==> indigo: inputs <==
==> flow/design.v <==
module PE(
    input           clk,
    input           rst_n,
    input           done,
    input [7:0]     west_in,
    input [7:0]     north_in,
    output reg [7:0]    east_out,
    output reg [7:0]    south_out,
    output reg [31:0]   result
);
reg [31:0] mult_res;
always @(negedge clk or negedge rst_n) begin
    if(!rst_n) begin
        east_out <= 8'b0;
        south_out <= 8'b0;
        result <= 32'b0;
        mult_res <= 32'b0;
    end
    else if(done) begin
        mult_res <= 32'b0;
        result <= 32'b0;
    end
    else begin
        mult_res <= west_in * north_in;
        result <= result + mult_res;
        east_out <= west_in;
        south_out <= north_in;
    end
end
endmodule
module TPU(
    clk,
    rst_n,
    in_valid,
    K,
    M,
    N,
    busy,
    A_wr_en,
    A_index,
    A_data_in,
    A_data_out,
    B_wr_en,
    B_index,
    B_data_in,
    B_data_out,
    C_wr_en,
    C_index,
    C_data_in,
    C_data_out
);
input               clk;
input               rst_n;
input               in_valid;
input [7:0]         K;
input [7:0]         M;
input [7:0]         N;
output reg          busy;
output reg          A_wr_en;
output reg [15:0]   A_index;
output reg [31:0]   A_data_in;
input      [31:0]   A_data_out;
output reg          B_wr_en;
output reg [15:0]   B_index;
output reg [31:0]   B_data_in;
input      [31:0]   B_data_out;
output reg          C_wr_en;
output reg [15:0]   C_index;
output reg [127:0]  C_data_in;
input      [127:0]  C_data_out;
integer i, j;
reg     done;
wire [7:0]      east_out[3:0][3:0];
wire [7:0]      south_out[3:0][3:0];
wire [127:0]    result[3:0];
reg [7:0]   A_data_reg [3:0][3:0];
reg [7:0]   B_data_reg [3:0][3:0];
reg [15:0]  counter;
reg [7:0]   K_reg, M_per_compute, M_reg, N_per_compute, N_reg;
reg [7:0]   M_div, M_mod, N_div, N_mod;
reg [7:0]   row_grp, col_grp;
PE P00(clk, rst_n, done, A_data_reg[0][0], B_data_reg[0][0], east_out[0][0], south_out[0][0], result[0][127:96]);
PE P01(clk, rst_n, done, east_out[0][0], B_data_reg[1][0], east_out[0][1], south_out[0][1], result[0][95:64]);
PE P02(clk, rst_n, done, east_out[0][1], B_data_reg[2][0], east_out[0][2], south_out[0][2], result[0][63:32]);
PE P03(clk, rst_n, done, east_out[0][2], B_data_reg[3][0], east_out[0][3], south_out[0][3], result[0][31:0]);
PE P10(clk, rst_n, done, A_data_reg[1][0], south_out[0][0], east_out[1][0], south_out[1][0], result[1][127:96]);
PE P11(clk, rst_n, done, east_out[1][0], south_out[0][1], east_out[1][1], south_out[1][1], result[1][95:64]);
PE P12(clk, rst_n, done, east_out[1][1], south_out[0][2], east_out[1][2], south_out[1][2], result[1][63:32]);
PE P13(clk, rst_n, done, east_out[1][2], south_out[0][3], east_out[1][3], south_out[1][3], result[1][31:0]);
PE P20(clk, rst_n, done, A_data_reg[2][0], south_out[1][0], east_out[2][0], south_out[2][0], result[2][127:96]);
PE P21(clk, rst_n, done, east_out[2][0], south_out[1][1], east_out[2][1], south_out[2][1], result[2][95:64]);
PE P22(clk, rst_n, done, east_out[2][1], south_out[1][2], east_out[2][2], south_out[2][2], result[2][63:32]);
PE P23(clk, rst_n, done, east_out[2][2], south_out[1][3], east_out[2][3], south_out[2][3], result[2][31:0]);
PE P30(clk, rst_n, done, A_data_reg[3][0], south_out[2][0], east_out[3][0], south_out[3][0], result[3][127:96]);
PE P31(clk, rst_n, done, east_out[3][0], south_out[2][1], east_out[3][1], south_out[3][1], result[3][95:64]);
PE P32(clk, rst_n, done, east_out[3][1], south_out[2][2], east_out[3][2], south_out[3][2], result[3][63:32]);
PE P33(clk, rst_n, done, east_out[3][2], south_out[2][3], east_out[3][3], south_out[3][3], result[3][31:0]);
always @ (posedge clk or negedge rst_n) begin
    if(!rst_n) begin
        busy <= 1'b0;
        done <= 1'b0;
        A_wr_en <= 1'b0;
        A_index <= 16'b0;
        A_data_in <= 32'b0;
        B_wr_en <= 1'b0;
        B_index <= 16'b0;
        B_data_in <= 32'b0;
        C_wr_en <= 1'b0;
        C_index <= 16'b0;
        C_data_in <= 128'b0;
        counter <= 16'b0;
        K_reg <= 8'b0;
        M_reg <= 8'b0;
        N_reg <= 8'b0;
        for(i=0; i<4; i=i+1) begin
            for(j=0; j<4; j=j+1) begin
                A_data_reg[i][j] <= 8'b0;
                B_data_reg[i][j] <= 8'b0;
            end
        end
    end
    else if(in_valid) begin
        busy <= 1'b1;
        done <= 1'b0;
        M_reg <= M;
        K_reg <= K;
        N_reg <= N;
        M_mod = M % 4;
        N_mod = N % 4;
        M_div = (M_mod == 0 ? M/4 : M/4 + 1);
        N_div = (N_mod == 0 ? N/4 : N/4 + 1);
        col_grp <= 8'b0;
        row_grp <= 8'b0;
    end
    else if(busy) begin
        done = 1'b0;
        N_per_compute = (col_grp+1 == N_div && N_mod != 0 ? N_mod : 4);
        M_per_compute = (row_grp+1 == M_div && M_mod != 0 ? M_mod : 4);
        for(i=0; i<4; i=i+1) begin
            A_data_reg[i][0] = A_data_reg[i][1];
            A_data_reg[i][1] = A_data_reg[i][2];
            A_data_reg[i][2] = A_data_reg[i][3];
            A_data_reg[i][3] = 8'b0;
            B_data_reg[i][0] = B_data_reg[i][1];
            B_data_reg[i][1] = B_data_reg[i][2];
            B_data_reg[i][2] = B_data_reg[i][3];
            B_data_reg[i][3] = 8'b0;
        end
        if(counter < K_reg) begin
            A_data_reg[0][0] = A_data_out[31: 24];
            A_data_reg[1][1] = A_data_out[23: 16];
            A_data_reg[2][2] = A_data_out[15: 8];
            A_data_reg[3][3] = A_data_out[7: 0];
            B_data_reg[0][0] = B_data_out[31: 24];
            B_data_reg[1][1] = B_data_out[23: 16];
            B_data_reg[2][2] = B_data_out[15: 8];
            B_data_reg[3][3] = B_data_out[7: 0];
        end
        if(counter < K_reg) begin
            A_index = A_index + 1;
            B_index = B_index + 1;
        end
        else begin
            A_index = (row_grp+1 == M_div ? 16'b0 : K_reg * (row_grp + 1));
            B_index = (row_grp+1 == M_div ? K_reg * (col_grp + 1) : K_reg * col_grp);
        end
        if(counter >= K_reg + N_per_compute) begin
            C_wr_en = 1'b1;
            C_index = col_grp * M_reg + row_grp * 4 + counter - K_reg - N_per_compute;
            C_data_in = result[counter - K_reg - N_per_compute];
        end
        else begin
            C_wr_en = 1'b0;
            C_index = 16'b0;
        end
        counter <= counter + 1;
        if(counter == K_reg + M_per_compute + N_per_compute) begin
            if(row_grp+1 == M_div && col_grp+1 == N_div) begin
                busy <= 1'b0;
                A_index = 16'b0;
                B_index = 16'b0;
            end
            else if(row_grp+1 < M_div) begin
                row_grp = row_grp + 1;
            end
            else if(row_grp+1 == M_div) begin
                col_grp = col_grp + 1;
                row_grp = 0;
            end
            done = 1'b1;
            counter <= 8'b0;
        end
    end
end
endmodule
==> flow/run.sh <==
#!/bin/bash
# the make line also repeats each setting of config.mk as NAME=value (left out here)
make -C /OpenROAD-flow-scripts/flow DESIGN_CONFIG=/design/flow/config.mk WORK_HOME=/design/flow/orfs CLKGATE_MAP_FILE= finish
==> flow/config.mk <==
export PLATFORM = sky130hd
export DESIGN_NAME = TPU
export DESIGN_NICKNAME = TPU
export VERILOG_FILES = /design/flow/design.v
export SDC_FILE = /design/flow/constraint.sdc
export NUM_CORES = 4
export LEC_CHECK = 0
export CAP_MARGIN = 35
export CELL_PAD_IN_SITES_DETAIL_PLACEMENT = 0
export CORE_ASPECT_RATIO = 0.6
export CORE_MARGIN = 2
export CORE_UTILIZATION = 64
export CTS_CLUSTER_DIAMETER = 369
export HOLD_SLACK_MARGIN = 0.0
export SLEW_MARGIN = 20
==> flow/constraint.sdc <==
create_clock -name core_clock -period 10.0 [get_ports {clk}]
set_input_delay 2.0000 -clock core_clock [delete_from_list [all_inputs] [get_ports {clk}]]
set_output_delay 2.0000 -clock core_clock [all_outputs]
set_load 0.01 [all_outputs]
==> inputs of cedar, as changes to indigo <==
- CAP_MARGIN: 35 -> 15
- CELL_PAD_IN_SITES_DETAIL_PLACEMENT: 0 -> default
- CORE_ASPECT_RATIO: 0.6 -> default
- CORE_UTILIZATION: 64 -> 70
- CTS_CLUSTER_DIAMETER: 369 -> 28
- HOLD_SLACK_MARGIN: 0.0 -> default
- MAX_ROUTING_LAYER: default -> met4
- SETUP_SLACK_MARGIN: default -> 1.51
==> flow/constraint.sdc (replaced) <==
create_clock -name core_clock -period 5.56 [get_ports {clk}]
set_input_delay 1.1120 -clock core_clock [delete_from_list [all_inputs] [get_ports {clk}]]
set_output_delay 1.1120 -clock core_clock [all_outputs]
set_load 0.01 [all_outputs]
==> qor summary <==
item                                                                cedar            indigo
Status                                                    failed layout checks  no timing/DRC/antenna violations
Violated checks                                              setup timing                 -
Switching Fraction                                                 0.4272            0.4481
Sequential share of power                                           0.206             0.273
Launching instance or port of the critical path          A_data_reg[7][3]  A_data_reg[3][4]
Critical path buffers and inverters                                     2                 4
Sum of met3 wire segment lengths after detailed routing          33.79 mm          29.19 mm
Log Warnings                                                          177               183
Overall power after layout                                       83.45 mW          35.37 mW
TNS Setup                                                     -103,280 ps              0 ps
Pwr/cell area                                                619.0 nW/µm²      296.5 nW/µm²
Design internal power                                            47.80 mW          19.52 mW
Critical path endpoint                                   P20.mult_res[15]  P30.mult_res[15]
Placement row count                                                   144               117
Worst IR drop on VDD                                             638.8 µV          585.2 µV
Routed via count                                                   90,712            81,269
GR Util All Layers                                                 0.4235            0.3369
Logic gate share of total power                                     0.551             0.563
Die Size                                                      158,900 µm²       173,800 µm²

* * *

==> build 56: inputs <==
// TPU: RTL as listed in full above, without the edits since
clock: 10.0 ns
lec_check: 0
abc_area: 1
cap_margin: 20
cell_pad_in_sites_global_placement: 1
core_margin: 2
core_utilization: 71
cts_cluster_diameter: 334
cts_cluster_size: 98
gpl_routability_driven: 0
place_density: 0.39
setup_slack_margin: 1.39
slew_margin: 20
run.sh (not shown) runs the stock make flow with config.mk's settings and CLKGATE_MAP_FILE=.
==> build 90 (differences from build 56) <==
Settings changed: ABC_AREA 1 to default, CAP_MARGIN 20 to 15, CELL_PAD_IN_SITES_GLOBAL_PLACEMENT 1 to default, CORE_UTILIZATION 71 to 72, CTS_CLUSTER_DIAMETER 334 to default, CTS_CLUSTER_SIZE 98 to 32, GPL_ROUTABILITY_DRIVEN 0 to default, PLACE_DENSITY 0.39 to default, SETUP_SLACK_MARGIN 1.39 to 1.22.
==> flow/constraint.sdc (replaced) <==
create_clock -name core_clock -period 6.84 [get_ports {clk}]
set_input_delay 1.3680 -clock core_clock [delete_from_list [all_inputs] [get_ports {clk}]]
set_output_delay 1.3680 -clock core_clock [all_outputs]
set_load 0.01 [all_outputs]
==> build 72 (differences from build 56) <==
Settings changed: CELL_PAD_IN_SITES_DETAIL_PLACEMENT from default to 2, CELL_PAD_IN_SITES_GLOBAL_PLACEMENT 1 to 2, CORE_ASPECT_RATIO from default to 1.89, CORE_MARGIN 2 to 5, CORE_UTILIZATION 71 to 29, CTS_CLUSTER_DIAMETER 334 to default, CTS_CLUSTER_SIZE 98 to default, GPL_TIMING_DRIVEN from default to 0, HOLD_SLACK_MARGIN from default to 0.13, MAX_ROUTING_LAYER from default to met4, PLACE_DENSITY 0.39 to default, SETUP_SLACK_MARGIN 1.39 to 1.68, SLEW_MARGIN 20 to 15.
==> trial 81 (differences from build 56) <==
Settings changed: ABC_AREA 1 to default, CAP_MARGIN 20 to 30, CELL_PAD_IN_SITES_DETAIL_PLACEMENT from default to 0, CELL_PAD_IN_SITES_GLOBAL_PLACEMENT 1 to 3, CORE_MARGIN 2 to 4, CORE_UTILIZATION 71 to 54, CTS_CLUSTER_DIAMETER 334 to default, CTS_CLUSTER_SIZE 98 to default, GPL_ROUTABILITY_DRIVEN 0 to default, PLACE_DENSITY 0.39 to default, SETUP_SLACK_MARGIN 1.39 to default.
==> flow/constraint.sdc (replaced) <==
create_clock -name core_clock -period 5.97 [get_ports {clk}]
set_input_delay 1.1940 -clock core_clock [delete_from_list [all_inputs] [get_ports {clk}]]
set_output_delay 1.1940 -clock core_clock [all_outputs]
set_load 0.01 [all_outputs]
==> flow_metrics.env <==
# yosys + openroad results
export IMPL_area_leaders="dfrtn_1 (21%), fa_1 (14%), nand2_1 (12%)"
export IMPL_ys_chip_area_um2=112000
export IMPL_synth_cellmix_compoundShare=0.109
export IMPL_ys_types=61
export IMPL_synthCells=14400
export IMPL_outcome="complete, no violations"
The numbers above come from build 72.

==> flow_metrics.env <==
# yosys + openroad results
export IMPL_outcome="finished with violations"
export IMPL_check_faults="setup timing"
export IMPL_setup_viol=71
export IMPL_ys_types=95
export IMPL_area_leaders="dfrtn_1 (22%), fa_1 (14%), ha_1 (12%)"
export IMPL_ys_chip_area_um2=109000
export IMPL_finalWorstSetupSlack_ps=-1210
export IMPL_synth_cellmix_compoundShare=0.0819
The numbers above come from build 90.

==> flow_metrics.env <==
# physical design summary
export IMPL_outcome="did not finish"
export IMPL_stop_stage="3_1_place_gp_skip_io"
export IMPL_first_error="[ERROR GPL-0301] Utilization 107.202 % exceeds 100%."
export IMPL_ys_chip_area_um2=112000
export IMPL_synthCells=14400
export IMPL_synth_cellmix_compoundShare=0.109
The numbers above come from build 56.

==> flow_metrics.env <==
# physical design summary
export IMPL_numSynthFlops=1365
export IMPL_outcome="did not finish"
export IMPL_synth_cellmix_compoundShare=0.0819
export IMPL_stop_stage="3_1_place_gp_skip_io"
export IMPL_synthCells=11100
export IMPL_area_leaders="dfrtn_1 (22%), fa_1 (14%), ha_1 (12%)"
export IMPL_first_error="[ERROR GPL-0301] Utilization 105.206 % exceeds 100%."
The numbers above come from trial 81.


* * *

==> inputs of trial 94 <==
Starts from the design.v that is shown in full above.
Settings: LEC_CHECK=0, CAP_MARGIN=20, CELL_PAD_IN_SITES_GLOBAL_PLACEMENT=1, CORE_ASPECT_RATIO=1.78, CORE_MARGIN=2, CORE_UTILIZATION=40, GPL_ROUTABILITY_DRIVEN=1, GPL_TIMING_DRIVEN=0, SETUP_SLACK_MARGIN=1.48, SLEW_MARGIN=20; clock period 10.0 ns.
==> inputs of trial 18, as changes to trial 94 <==
CAP_MARGIN = 15   (was 20)
CELL_PAD_IN_SITES_GLOBAL_PLACEMENT = unset   (was 1)
CORE_ASPECT_RATIO = unset   (was 1.78)
CORE_UTILIZATION = 72   (was 40)
CTS_CLUSTER_DIAMETER = 28   (was unset)
CTS_CLUSTER_SIZE = 32   (was unset)
GPL_ROUTABILITY_DRIVEN = unset   (was 1)
GPL_TIMING_DRIVEN = unset   (was 0)
MAX_ROUTING_LAYER = met4   (was unset)
SETUP_SLACK_MARGIN = 1.67   (was 1.48)
==> flow/constraint.sdc (replaced) <==
create_clock -name core_clock -period 5.74 [get_ports {clk}]
set_input_delay 1.1480 -clock core_clock [delete_from_list [all_inputs] [get_ports {clk}]]
set_output_delay 1.1480 -clock core_clock [all_outputs]
set_load 0.01 [all_outputs]
==> results <==
quantity                                                                                       trial 94                    trial 18
GRT Overall Usage                                                                                 27.2%                       44.1%
Multi-input combinational area share                                                              55.3%                       53.4%
Vias per Instance                                                                                  5.29                        6.44
Met2 WL post-DR                                                                              205,000 um                  163,000 um
Result of the run                                                                        finished clean             failed layout checks
Reasons for failing layout checks                                                                     -                setup timing
Number of nets in the layout                                                                     13,900                      14,100
Number of gates resized after cts                                                                   345                         260
Clock Buffer Count                                                                                  232                         453
Clk cell area share                                                                               4.06%                       8.85%
TAP cells                                                                                         3,598                       2,016
R2R Path End                                                                 P20.mult_res[15]$_DFF_NN0_  P03.mult_res[13]$_DFF_NN0_
Sequential power                                                                                9.15 mW                     16.8 mW
Skew-Pair Late Insertion Delay                                                                  0.85 ns                     0.93 ns
Total die size                                                                              277,000 um2                 155,000 um2
Area overhead of the layout relative to synthesis                                                 17.0%                       23.1%
Area of the multi-input gates                                                                70,600 um2                  71,700 um2
Number of DRC markers after the initial detailed-route iteration                                  3,722                      10,300
Post-Route Hold Slack                                                                          0.466 ns                    0.118 ns
Clock edge transition at the registers on the reported setup and hold paths                     0.06 ns                     0.05 ns
Average wire per cell in the routed design                                                      24.1 um                     24.3 um
Pin count of the biggest net entering global routing                                                134                         168
Setup WS post-layout                                                                           0.288 ns                    -1.79 ns
CTS buffer count                                                                                    158                         348
Power figures rest on the tool's default switching activity, not on a simulated workload.
